==> try-maple: inputs <==
==> flow/design.v <==
`timescale 1 ns / 1 ns
module FM_demodulator
          (
           clk,
           reset,
           clk_enable,
           inp_I,
           inp_Q,
           out_fm
          );
  input   clk;
  input   reset;
  input   clk_enable;
  input   signed [38:0] inp_I;   
  input   signed [38:0] inp_Q;   
  output  [12:0] out_fm;   
  wire enb;
  reg signed [38:0] Delay1_out1;   
  reg signed [38:0] Delay2_out1;   
  reg signed [38:0] Delay4_out1;   
  wire signed [31:0] Sum4_sub_cast;   
  wire signed [31:0] Sum4_sub_cast_1;   
  wire signed [31:0] Sum4_sub_temp;   
  wire signed [29:0] Sum4_out1;   
  wire signed [68:0] Product_mul_temp;   
  wire signed [32:0] Product_out1;   
  reg signed [38:0] Delay3_out1;   
  wire signed [30:0] Sum3_sub_cast;   
  wire signed [30:0] Sum3_sub_cast_1;   
  wire signed [30:0] Sum3_sub_temp;   
  wire signed [28:0] Sum3_out1;   
  wire signed [67:0] Product2_mul_temp;   
  wire signed [32:0] Product2_out1;   
  wire signed [31:0] Sum5_sub_cast;   
  wire signed [31:0] Sum5_sub_cast_1;   
  wire signed [31:0] Sum5_sub_temp;   
  wire [12:0] OUTPUT_rsvd;   
  reg [12:0] OUTPUT_rsvdreg;
  assign enb = clk_enable;
  always @(posedge clk or posedge reset)
    begin : Delay1_process
      if (reset == 1'b1) begin
        Delay1_out1 <= 39'sh0000000000;
      end
      else begin
        if (enb) begin
          Delay1_out1 <= inp_I;
        end
      end
    end
  always @(posedge clk or posedge reset)
    begin : Delay2_process
      if (reset == 1'b1) begin
        Delay2_out1 <= 39'sh0000000000;
      end
      else begin
        if (enb) begin
          Delay2_out1 <= inp_Q;
        end
      end
    end
  always @(posedge clk or posedge reset)
    begin : Delay4_process
      if (reset == 1'b1) begin
        Delay4_out1 <= 39'sh0000000000;
      end
      else begin
        if (enb) begin
          Delay4_out1 <= Delay2_out1;
        end
      end
    end
  assign Sum4_sub_cast = inp_Q[38:7];
  assign Sum4_sub_cast_1 = Delay4_out1[38:7];
  assign Sum4_sub_temp = Sum4_sub_cast - Sum4_sub_cast_1;
  assign Sum4_out1 = Sum4_sub_temp[29:0];
  assign Product_mul_temp = Delay1_out1 * Sum4_out1;
  assign Product_out1 = Product_mul_temp[66:34];
  always @(posedge clk or posedge reset)
    begin : Delay3_process
      if (reset == 1'b1) begin
        Delay3_out1 <= 39'sh0000000000;
      end
      else begin
        if (enb) begin
          Delay3_out1 <= Delay1_out1;
        end
      end
    end
  assign Sum3_sub_cast = inp_I[38:8];
  assign Sum3_sub_cast_1 = Delay3_out1[38:8];
  assign Sum3_sub_temp = Sum3_sub_cast - Sum3_sub_cast_1;
  assign Sum3_out1 = Sum3_sub_temp[28:0];
  assign Product2_mul_temp = Sum3_out1 * Delay2_out1;
  assign Product2_out1 = Product2_mul_temp[65:33];
  assign Sum5_sub_cast = {Product_out1[32], Product_out1[32:2]};
  assign Sum5_sub_cast_1 = {Product2_out1[32], Product2_out1[32:2]};
  assign Sum5_sub_temp = Sum5_sub_cast - Sum5_sub_cast_1;
  assign OUTPUT_rsvd = Sum5_sub_temp[29:17];
always @(posedge clk)
    begin : OUTPUT_rsvdreg_process    
        if (enb) begin
          OUTPUT_rsvdreg <= OUTPUT_rsvd;
       end
    end
  assign out_fm = OUTPUT_rsvdreg;
endmodule   
==> flow/run.sh <==
#!/bin/bash
# the make line also repeats each setting of config.mk as NAME=value (left out here)
make -C /OpenROAD-flow-scripts/flow DESIGN_CONFIG=/design/flow/config.mk WORK_HOME=/design/flow/orfs CLKGATE_MAP_FILE= finish
==> flow/config.mk <==
export PLATFORM = sky130hd
export DESIGN_NAME = FM_demodulator
export DESIGN_NICKNAME = FM_demodulator
export VERILOG_FILES = /design/flow/design.v
export SDC_FILE = /design/flow/constraint.sdc
export NUM_CORES = 4
export LEC_CHECK = 0
export CAP_MARGIN = 20
export CORE_ASPECT_RATIO = 0.5
export CORE_MARGIN = 2
export CORE_UTILIZATION = 72
export CTS_CLUSTER_DIAMETER = 397
export CTS_CLUSTER_SIZE = 94
export PLACE_DENSITY = 0.42
export SETUP_SLACK_MARGIN = 2.69
export SLEW_MARGIN = 20
==> flow/constraint.sdc <==
create_clock -name core_clock -period 11.7 [get_ports {clk}]
set_input_delay 2.3400 -clock core_clock [delete_from_list [all_inputs] [get_ports {clk}]]
set_output_delay 2.3400 -clock core_clock [all_outputs]
set_load 0.01 [all_outputs]
==> try-juniper (differences from try-maple) <==
--- a/flow/config.mk
+++ b/flow/config.mk
@@ -8,9 +8,8 @@
 export CAP_MARGIN = 20
-export CORE_ASPECT_RATIO = 0.5
 export CORE_MARGIN = 2
 export CORE_UTILIZATION = 72
-export CTS_CLUSTER_DIAMETER = 397
-export CTS_CLUSTER_SIZE = 94
-export PLACE_DENSITY = 0.42
-export SETUP_SLACK_MARGIN = 2.69
+export CTS_CLUSTER_SIZE = 42
+export HOLD_SLACK_MARGIN = 0.29
+export PLACE_DENSITY_LB_ADDON = 0.0
+export SETUP_SLACK_MARGIN = -1.14
 export SLEW_MARGIN = 20
==> flow/constraint.sdc (replaced) <==
create_clock -name core_clock -period 12.4 [get_ports {clk}]
set_input_delay 2.4800 -clock core_clock [delete_from_list [all_inputs] [get_ports {clk}]]
set_output_delay 2.4800 -clock core_clock [all_outputs]
set_load 0.01 [all_outputs]
==> try-willow (differences from try-maple) <==
==> flow/config.mk (replaced) <==
export PLATFORM = sky130hd
export DESIGN_NAME = FM_demodulator
export DESIGN_NICKNAME = FM_demodulator
export VERILOG_FILES = /design/flow/design.v
export SDC_FILE = /design/flow/constraint.sdc
export NUM_CORES = 4
export LEC_CHECK = 0
export ABC_AREA = 1
export CAP_MARGIN = 20
export CORE_MARGIN = 2
export CORE_UTILIZATION = 63
export PLACE_DENSITY = 0.38
export SLEW_MARGIN = 20
==> flow/constraint.sdc (replaced) <==
create_clock -name core_clock -period 13.4 [get_ports {clk}]
set_input_delay 2.6800 -clock core_clock [delete_from_list [all_inputs] [get_ports {clk}]]
set_output_delay 2.6800 -clock core_clock [all_outputs]
set_load 0.01 [all_outputs]
==> notes <==
- Critical path depth: try-juniper is higher than try-willow (2).
- The lowest cell count belongs to try-juniper, the highest to try-willow.
- Clock skew: try-maple is lower than try-willow (0.0076 ns).
- Die area, lowest first: try-juniper, try-maple, try-willow.
- Non-clock buffer count, lowest first: try-willow, try-juniper, try-maple.
- try-willow finished with timing, DRC and antenna clean. try-juniper produced a layout that fails on setup timing. try-maple completed, yet does not pass: setup timing.
- Utilization, lowest first: try-willow, try-juniper, try-maple.
- Via count: try-willow > try-maple > try-juniper.
==> figures <==
metric                                                            try-maple      try-willow                 try-juniper
Start of the worst register-to-register path                 Delay4_out1[7]  Delay4_out1[9]              Delay4_out1[7]
Latency at later pin                                                0.49 ns         0.54 ns                     0.48 ns
Largest stage delay on the critical path                            0.60 ns         0.58 ns                     0.62 ns
Initial Util                                                          72.8%           63.3%                       72.5%
Well-Tap Cells                                                         1530            1794                        1524
Number of cells on the worst reg-to-reg path                             58              47                          53
Unrepaired setup endpoints after global routing                         yes               -                         yes
DP Cell Count                                                         11400           12800                       11300
Number of global-route vias before repair                             72900           77700                       74100
Yosys chip area                                                   84200 µm²       86800 µm²                   84200 µm²
Count of cells along the worst hold path                                  2               2                           1
Result of the run                                complete, but fails checks  finished clean  complete, but fails checks
Layout check failures                                          setup timing               -                setup timing
Number of clock-tree buffers in the layout                               17              18                          17
M1 wire length                                                      91.8 mm          111 mm                     82.1 mm
Slack of the critical path                                         -2.83 ns        0.308 ns                    -2.27 ns
Beginning of the critical path                                    inp_Q[22]       inp_Q[17]                    inp_I[8]
